==> 02-06 <==
==> flow/design.v <==
module FIR_low_pass_filter(
	input clk,
	input rst,
	input [7:0]FIR_IN,
	output reg [16:0]FIR_OUT
);
reg[7:0] delay_pipeline1;
reg[7:0] delay_pipeline2;
reg[7:0] delay_pipeline3;
reg[7:0] delay_pipeline4;
reg[7:0] delay_pipeline5;
reg[7:0] delay_pipeline6;
reg[7:0] delay_pipeline7;
reg[7:0] delay_pipeline8;
reg[7:0] delay_pipeline9;
wire[7:0] coeff1 = 8'd7;	 
wire[7:0] coeff2 = 8'd5;
wire[7:0] coeff3 = 8'd51;
wire[7:0] coeff4 = 8'd135;
wire[7:0] coeff5 = 8'd179;
wire[7:0] coeff6 = 8'd135;
wire[7:0] coeff7 = 8'd51;
wire[7:0] coeff8 = 8'd5;
wire[7:0] coeff9 = 8'd7;
reg signed [16:0] multi_data1 ; 
reg signed [16:0] multi_data2 ;
reg signed [16:0] multi_data3 ;
reg signed [16:0] multi_data4 ;
reg signed [16:0] multi_data5 ;
reg signed [16:0] multi_data6 ;
reg signed [16:0] multi_data7 ;
reg signed [16:0] multi_data8 ;
reg signed [16:0] multi_data9 ;
always@(posedge clk or negedge rst)
if(!rst)
begin
	delay_pipeline1 <= 8'b0 ;
	delay_pipeline2 <= 8'b0 ;
	delay_pipeline3 <= 8'b0 ;
	delay_pipeline4 <= 8'b0 ;
	delay_pipeline5 <= 8'b0 ;
	delay_pipeline6 <= 8'b0 ;
	delay_pipeline7 <= 8'b0 ;
	delay_pipeline8 <= 8'b0 ;
	delay_pipeline9 <= 8'b0 ;
end
else
begin
	delay_pipeline1 <= FIR_IN;
	delay_pipeline2 <= delay_pipeline1 ;
	delay_pipeline3 <= delay_pipeline2 ;
	delay_pipeline4 <= delay_pipeline3 ;
	delay_pipeline5 <= delay_pipeline4 ;
	delay_pipeline6 <= delay_pipeline5 ;
	delay_pipeline7 <= delay_pipeline6 ;
	delay_pipeline8 <= delay_pipeline7 ;
	delay_pipeline9 <= delay_pipeline8 ;
end
always@(posedge clk or negedge rst)  
	if(!rst)
		multi_data1 <= 17'b0 ;
	else
		multi_data1 <= delay_pipeline1*coeff1 ;
always@(posedge clk or negedge rst)  
	if(!rst)
		multi_data2 <= 17'b0 ;
	else
		multi_data2 <= delay_pipeline2*coeff2 ;
always@(posedge clk or negedge rst)  
	if(!rst)
		multi_data3 <= 17'b0 ;
	else
		multi_data3 <= delay_pipeline3*coeff3 ;
always@(posedge clk or negedge rst)  
	if(!rst)
		multi_data4 <= 17'b0 ;
	else
		multi_data4 <= delay_pipeline4*coeff4 ;
always@(posedge clk or negedge rst)  
	if(!rst)
		multi_data5 <= 17'b0 ;
	else
		multi_data5 <= delay_pipeline5*coeff5 ;
always@(posedge clk or negedge rst)  
	if(!rst)
		multi_data6 <= 17'b0 ;
	else
		multi_data6 <= delay_pipeline6*coeff6 ;
always@(posedge clk or negedge rst)  
	if(!rst)
		multi_data7 <= 17'b0 ;
	else
		multi_data7 <= delay_pipeline7*coeff7 ;
always@(posedge clk or negedge rst)  
	if(!rst)
		multi_data8 <= 17'b0 ;
	else
		multi_data8 <= delay_pipeline8*coeff8 ;
always@(posedge clk or negedge rst)  
	if(!rst)
		multi_data9 <= 17'b0 ;
	else
		multi_data9 <= delay_pipeline9*coeff9 ;
always@(posedge clk or negedge rst)
	if(!rst)
		FIR_OUT <= 16'b0 ;
	else
		FIR_OUT <= multi_data1 + multi_data2 + multi_data3 + multi_data4 +multi_data5 + multi_data6 + multi_data7 + multi_data8 + multi_data9 ;
endmodule
==> flow/run.sh <==
#!/bin/bash
# the make line also repeats each setting of config.mk as NAME=value (left out here)
make -C /OpenROAD-flow-scripts/flow DESIGN_CONFIG=/design/flow/config.mk WORK_HOME=/design/flow/orfs CLKGATE_MAP_FILE= finish
==> flow/config.mk <==
export PLATFORM = sky130hd
export DESIGN_NAME = FIR_low_pass_filter
export DESIGN_NICKNAME = FIR_low_pass_filter
export VERILOG_FILES = /design/flow/design.v
export SDC_FILE = /design/flow/constraint.sdc
export NUM_CORES = 4
export LEC_CHECK = 0
export ABC_AREA = 1
export CAP_MARGIN = 40
export CELL_PAD_IN_SITES_DETAIL_PLACEMENT = 2
export CELL_PAD_IN_SITES_GLOBAL_PLACEMENT = 3
export CORE_MARGIN = 2
export CORE_UTILIZATION = 40
export CTS_CLUSTER_DIAMETER = 24
export CTS_CLUSTER_SIZE = 62
export GPL_ROUTABILITY_DRIVEN = 0
export GPL_TIMING_DRIVEN = 0
export HOLD_SLACK_MARGIN = -0.06
export MIN_ROUTING_LAYER = met1
export PLACE_DENSITY = 0.53
export SETUP_SLACK_MARGIN = 0.82
export SLEW_MARGIN = 20
==> flow/constraint.sdc <==
create_clock -name core_clock -period 3.36 [get_ports {clk}]
set_input_delay 0.6720 -clock core_clock [delete_from_list [all_inputs] [get_ports {clk}]]
set_output_delay 0.6720 -clock core_clock [all_outputs]
set_load 0.01 [all_outputs]
==> inputs of 06-20, as changes to 02-06 <==
- CAP_MARGIN: 40 -> 20
- CELL_PAD_IN_SITES_DETAIL_PLACEMENT: 2 -> unset
- CELL_PAD_IN_SITES_GLOBAL_PLACEMENT: 3 -> unset
- CORE_UTILIZATION: 40 -> 72
- CTS_CLUSTER_DIAMETER: 24 -> unset
- CTS_CLUSTER_SIZE: 62 -> unset
- GPL_ROUTABILITY_DRIVEN: 0 -> unset
- GPL_TIMING_DRIVEN: 0 -> unset
- HOLD_SLACK_MARGIN: -0.06 -> unset
- MIN_ROUTING_LAYER: met1 -> unset
- PLACE_DENSITY: 0.53 -> unset
- SETUP_SLACK_MARGIN: 0.82 -> unset
==> flow/constraint.sdc (replaced) <==
create_clock -name core_clock -period 5.39 [get_ports {clk}]
set_input_delay 1.0780 -clock core_clock [delete_from_list [all_inputs] [get_ports {clk}]]
set_output_delay 1.0780 -clock core_clock [all_outputs]
set_load 0.01 [all_outputs]
==> inputs of 09-07, as changes to 02-06 <==
- ABC_AREA: 1 -> unset
- CAP_MARGIN: 40 -> 20
- CELL_PAD_IN_SITES_DETAIL_PLACEMENT: 2 -> unset
- CELL_PAD_IN_SITES_GLOBAL_PLACEMENT: 3 -> unset
- CORE_UTILIZATION: 40 -> 35
- CTS_CLUSTER_DIAMETER: 24 -> unset
- CTS_CLUSTER_SIZE: 62 -> unset
- GPL_ROUTABILITY_DRIVEN: 0 -> unset
- GPL_TIMING_DRIVEN: 0 -> unset
- HOLD_SLACK_MARGIN: -0.06 -> unset
- MIN_ROUTING_LAYER: met1 -> unset
- PLACE_DENSITY: 0.53 -> unset
- SETUP_SLACK_MARGIN: 0.82 -> unset
==> flow/constraint.sdc (replaced) <==
create_clock -name core_clock -period 11.1 [get_ports {clk}]
set_input_delay 2.2200 -clock core_clock [delete_from_list [all_inputs] [get_ports {clk}]]
set_output_delay 2.2200 -clock core_clock [all_outputs]
set_load 0.01 [all_outputs]
==> ci_impl_report.md <==
### Metrics collected by this job

| Metric | Value |
|---|---|
| Post-Layout Cell Count | roughly 1,900 |
| XOR Share, Synth | about 5% |
| Latency at later pin | roughly 0.44 ns |
| Tool warnings | 36 |
| Status | finished clean |
| Inverters | a little over 300 |
| Compound Share, Synth | approximately 8% |
| Chip Area | 43,100 sq um |
| R2R Path End | FIR_OUT[16]$_DFF_PN0_ |
| Avg Inst Size Synth | 11.5 sq um |
| Max frequency | around 0.22 GHz |
| Met2 Use GR | 23.4% |
| Vias in the first global route | about 9,000 |
| Hold Worst Slack | a little under 0.4 ns |
| Setup slack after layout | 6.55 ns |
(the above is from 09-07)
==> ci_impl_report.md <==
### Metrics collected by this job

| Metric | Value |
|---|---|
| Status | complete, but fails checks |
| Layout Check Fails | hold timing, setup timing |
| Met2 Use GR | 51.2% |
| Setup slack after layout | -0.524 ns |
| Max frequency | ~0.26 GHz |
| Hold Worst Slack | -0.0185 ns |
| Vias in the first global route | about 14,000 |
| Compound Share, Synth | ~3% |
| Final Hold Fails | 3 |
| Final Setup Violations | 16 |
(the above is from 02-06)
==> ci_impl_report.md <==
### Metrics collected by this job

| Metric | Value |
|---|---|
| Status | finished clean |
| Hold Worst Slack | just over 0.4 ns |
| Setup slack after layout | 1.47 ns |
| Compound Share, Synth | 3.05% |
| Tool warnings | just over 40 |
| Max frequency | 0.255 GHz |
| Met2 Use GR | 52.0% |
| Latency at later pin | 0.44 ns |
| Inverters | ~420 |
(the above is from 06-20)
